Setup of run 1:
==> flow/design.v <==
`timescale 1ns/10ps
module  ATCONV(
	input		clk,
	input		reset,
	output 	    busy,	
	input		ready,	
	output reg	[11:0]	iaddr,
	input signed [12:0]	idata,
	output	reg 	cwr,
	output  reg	[11:0]	caddr_wr,
	output reg 	[12:0] 	cdata_wr,
	output	reg 	crd,
	output reg	[11:0] 	caddr_rd,
	input 	[12:0] 	cdata_rd,
	output reg 	csel
	);
	reg [2:0] cur_state, next_state;
	localparam IDLE = 3'd0;
	localparam READ_IMAGE = 3'd1;
	localparam WRITE_MEM0 = 3'd2;
	localparam READ_MEM0 = 3'd3;
	localparam WRITE_MEM1 = 3'd4;
	localparam FINISH = 3'd5;
	reg [5:0] col, row;
	reg [4:0] tempX_L0, tempY_L0;
	reg [3:0] cnt;
	wire [3:0] is_pad;
	assign is_pad[0] = (col < 6'd2);
	assign is_pad[1] = (col > 6'd61);
	assign is_pad[2] = (row < 6'd2);
	assign is_pad[3] = (row > 6'd61);
	assign busy = !(cur_state == FINISH || cur_state == IDLE);
    reg signed [12:0] kernal;
	reg signed [29:0] conv_sum;
	reg [12:0] max;
	always @(posedge clk or posedge reset) begin
		if(reset) cur_state <= IDLE; 
		else cur_state <= next_state;
	end
	always @(*) begin
		case(cur_state)
			IDLE: begin
				if(ready == 1'b1) next_state = READ_IMAGE;
				else next_state = IDLE;
			end
			READ_IMAGE: begin
				if(cnt == 4'd11) next_state = WRITE_MEM0;
				else next_state = READ_IMAGE;
			end
			WRITE_MEM0: begin
				if(row == 6'd63 && col == 6'd63) next_state = READ_MEM0;
				else next_state = READ_IMAGE;
			end
			READ_MEM0: begin
				if(cnt == 4'd5) next_state = WRITE_MEM1;
				else next_state = READ_MEM0;
			end
			WRITE_MEM1: begin
				if(row == 6'd62 && col == 6'd62) next_state = FINISH;
				else next_state = READ_MEM0;
			end
			FINISH: begin
				next_state = IDLE;
			end
			default: begin
				next_state = IDLE;
			end
		endcase
	end
	always @(posedge clk or posedge reset) begin
		if(reset) begin
			col <= 6'd0;
			row <= 6'd0;
			cnt <= 4'd0;
			tempX_L0 <= 5'd0;
			tempY_L0 <= 5'd0;
			csel <= 1'b0;
			cwr <= 1'b0;
			crd <= 1'b0;
			max <= 13'd0;
			iaddr <= 12'd0;
			caddr_rd <= 12'd0;
			caddr_wr <= 12'd0;
			cdata_wr <= 13'd0;
		end
		else begin
			case(cur_state)
				READ_IMAGE: begin
					case(cnt)
						4'd0: begin   
							case({is_pad[2], is_pad[0]})
								2'b00: iaddr <= {row-6'd2, col-6'd2};
								2'b01: iaddr <= {row-6'd2, 6'd0};
								2'b10: iaddr <= {6'd0, col-6'd2};
								2'b11: iaddr <= {6'd0, 6'd0};
						    endcase
							conv_sum <= 30'd0;
						end
						4'd1: begin   
							if(is_pad[2] == 1'b1) iaddr <= {6'd0, col};
							else iaddr <= {row-6'd2, col};
							conv_sum <= $signed(idata) * kernal;
						end
						4'd2: begin   
							case({is_pad[2], is_pad[1]})
								2'b00: iaddr <= {row-6'd2, col+6'd2};
								2'b01: iaddr <= {row-6'd2, 6'd63};
								2'b10: iaddr <= {6'd0, col+6'd2};
								2'b11: iaddr <= {6'd0, 6'd63};
							endcase
							conv_sum <= conv_sum + $signed(idata) * kernal;
						end
						4'd3: begin   
							if(is_pad[0] == 1'b1) iaddr <= {row, 6'd0};
							else iaddr <= {row, col-6'd2};
							conv_sum <= conv_sum + $signed(idata) * kernal;
						end
						4'd4: begin   
							iaddr <= {row, col};
							conv_sum <= conv_sum + $signed(idata) * kernal;
						end
						4'd5: begin   
							if(is_pad[1] == 1'b1) iaddr <= {row, 6'd63};
							else iaddr <= {row, col+6'd2};
							conv_sum <= conv_sum + $signed(idata) * kernal;
						end
						4'd6: begin   
							case({is_pad[3], is_pad[0]})
								2'b00: iaddr <= {row+6'd2, col-6'd2};
								2'b01: iaddr <= {row+6'd2, 6'd0};
								2'b10: iaddr <= {6'd63, col-6'd2};
								2'b11: iaddr <= {6'd63, 6'd0};
							endcase
							conv_sum <= conv_sum + $signed(idata) * kernal;
						end
						4'd7: begin   
							if(is_pad[3] == 1'b1) iaddr <= {6'd63, col};
							else iaddr <= {row+6'd2, col};
							conv_sum <= conv_sum + $signed(idata) * kernal;
						end
						4'd8: begin   
							case({is_pad[3], is_pad[1]})
								2'b00: iaddr <= {row+6'd2, col+6'd2};
								2'b01: iaddr <= {row+6'd2, 6'd63};
								2'b10: iaddr <= {6'd63, col+6'd2};
								2'b11: iaddr <= {6'd63, 6'd63};
							endcase
							conv_sum <= conv_sum + $signed(idata) * kernal;
						end
						4'd9: begin
							conv_sum <= conv_sum + $signed(idata) * kernal;
						end
						4'd10: begin
							conv_sum <= conv_sum + $signed(13'h1FF4);
						end
						4'd11: begin
							caddr_wr <= {row, col};
							cdata_wr <= (conv_sum[16] || conv_sum[16:4] <= 13'd11)? 13'd0 : conv_sum[16:4]-13'd11;
						end
					endcase
					if(cnt == 11) begin
						cnt <= 4'd0;
						cwr <= 1'b1;
						csel <= 1'b0;
					end
					else 
						cnt <= cnt + 4'd1;
				end
				WRITE_MEM0: begin
					cwr <= 1'b0;
					if(col == 6'd63) begin
						col <= 6'd0;
						row <= row + 6'd1;
					end
					else 
						col <= col + 6'd1;
					if(row == 6'd63 && col == 6'd63) begin
						row <= 6'd0;
						col <= 6'd0;
						cwr <= 1'b0;
						crd <= 1'b1;
						csel <= 1'b0;
					end
				end
				READ_MEM0: begin
					case(cnt)
						4'd0: begin
							caddr_rd <= {row, col};
							max <= 13'd0;
						end
						4'd1: begin
							caddr_rd <= {row, col+6'd1};
							max <= cdata_rd;
						end
						4'd2: begin
							caddr_rd <= {row+6'd1, col};
							max <= (max > cdata_rd)? max : cdata_rd; 
						end
						4'd3: begin
							caddr_rd <= {row+6'd1, col+6'd1};
							max <= (max > cdata_rd)? max : cdata_rd; 
						end
						4'd4: begin
							max <= (max > cdata_rd)? max : cdata_rd;
						end
						4'd5: begin 
							caddr_wr <= {tempY_L0, tempX_L0};
							if(max != 13'd0) begin
								if(max[3:0] != 13'd0) cdata_wr <= (max[12:4] + 1) << 4;
								else cdata_wr <= max[12:4] << 4;
							end
							else 
								cdata_wr <= 13'd0;
						end
					endcase
					if(cnt == 4'd5) begin
						cnt <= 4'd0;
						cwr <= 1'b1;
						crd <= 1'b0;
						csel <= 1'b1;
					end
					else 
						cnt <= cnt + 4'd1;
				end
				WRITE_MEM1: begin
					if(tempX_L0 == 5'd31) begin
						tempY_L0 <= tempY_L0 + 5'd1;
						tempX_L0 <= 5'd0;
					end
					else 
						tempX_L0 <= tempX_L0 + 5'd1;
					if(col == 6'd62) begin
						col <= 6'd0;
						row <= row + 6'd2;
					end
					else
						col <= col + 6'd2;
					if(row == 6'd62 && col == 6'd62) begin
						cwr <= 1'b0;
						crd <= 1'b0;
						csel <= 1'b0;
					end
					else begin
						cwr <= 1'b0;
						crd <= 1'b1;
						csel <= 1'b0;
					end
				end
				FINISH: begin
					row <= 6'd0;
					col <= 6'd0;
					tempX_L0 <= 5'd0;
					tempY_L0 <= 5'd0;
				end
			endcase
		end
	end
	always @(*) begin
		case(cnt)
			4'd1: kernal = 13'h1FFF;
			4'd2: kernal = 13'h1FFE;
			4'd3: kernal = 13'h1FFF;
			4'd4: kernal = 13'h1FFC;
			4'd5: kernal = 13'h0010;
			4'd6: kernal = 13'h1FFC;
			4'd7: kernal = 13'h1FFF;
			4'd8: kernal = 13'h1FFE;
			4'd9: kernal = 13'h1FFF;
			default: kernal = 13'h0;
		endcase
	end
endmodule
Settings: LEC_CHECK=0, CAP_MARGIN=20, CELL_PAD_IN_SITES_GLOBAL_PLACEMENT=0, CORE_MARGIN=2, CORE_UTILIZATION=56, CTS_CLUSTER_DIAMETER=387, PLACE_DENSITY=0.7, SLEW_MARGIN=15; clock period 3.64 ns.
run.sh (not shown) runs the stock make flow with config.mk's settings and CLKGATE_MAP_FILE=.
Ran to the end and failed final checks on negative setup slack: run 1.
### run 1 -> run 2
Settings: swapping 387 for 216 in CTS_CLUSTER_DIAMETER; swapping 56 for 72 in CORE_UTILIZATION; putting CTS_CLUSTER_SIZE at 38 where nothing was set.
--- outcome ---
Post-placement cell area, run 1 and run 2: lower on run 2. Height of the chip for run 2 is lower than for run 1. Placement-stage worst setup slack: run 2 worse than run 1. Total number of placement rows came out lower on run 2 than on run 1. Run 2 | ERROR | 5_1_grt. From run 1 to run 2 the numbers moved as follows: die area -0.0048 mm2; placeable core region saw a decrease; last weighted congestion value of the routability-driven placer now sits higher.
Edits applied to the flow inputs when going from run 2 to run 3:
Settings: swapping 72 for 40 in CORE_UTILIZATION; swapping 15 for 20 in SLEW_MARGIN; clearing CELL_PAD_IN_SITES_GLOBAL_PLACEMENT, which used to be 0; clearing CTS_CLUSTER_DIAMETER, which used to be 216; clearing CTS_CLUSTER_SIZE, which used to be 38; clearing PLACE_DENSITY, which used to be 0.7; swapping 3.64 for 10.0 in the clock period (ns, I/O delays scaled along).
### Flow results
- Every stage of the flow completed for run 3, and the final layout passed the timing, DRC and antenna checks.
- [compare] base=run 2 new=run 3: number of levels in the clock H-tree flat; cell area reported after detailed placement went down 9.7%; die size rose about 80%; number of rows in the core area went up.
- Initial core utilization in run 3 is 33 points lower than in run 2
- Number of buffers inserted during clock tree synthesis: run 3 vs run 2 identical
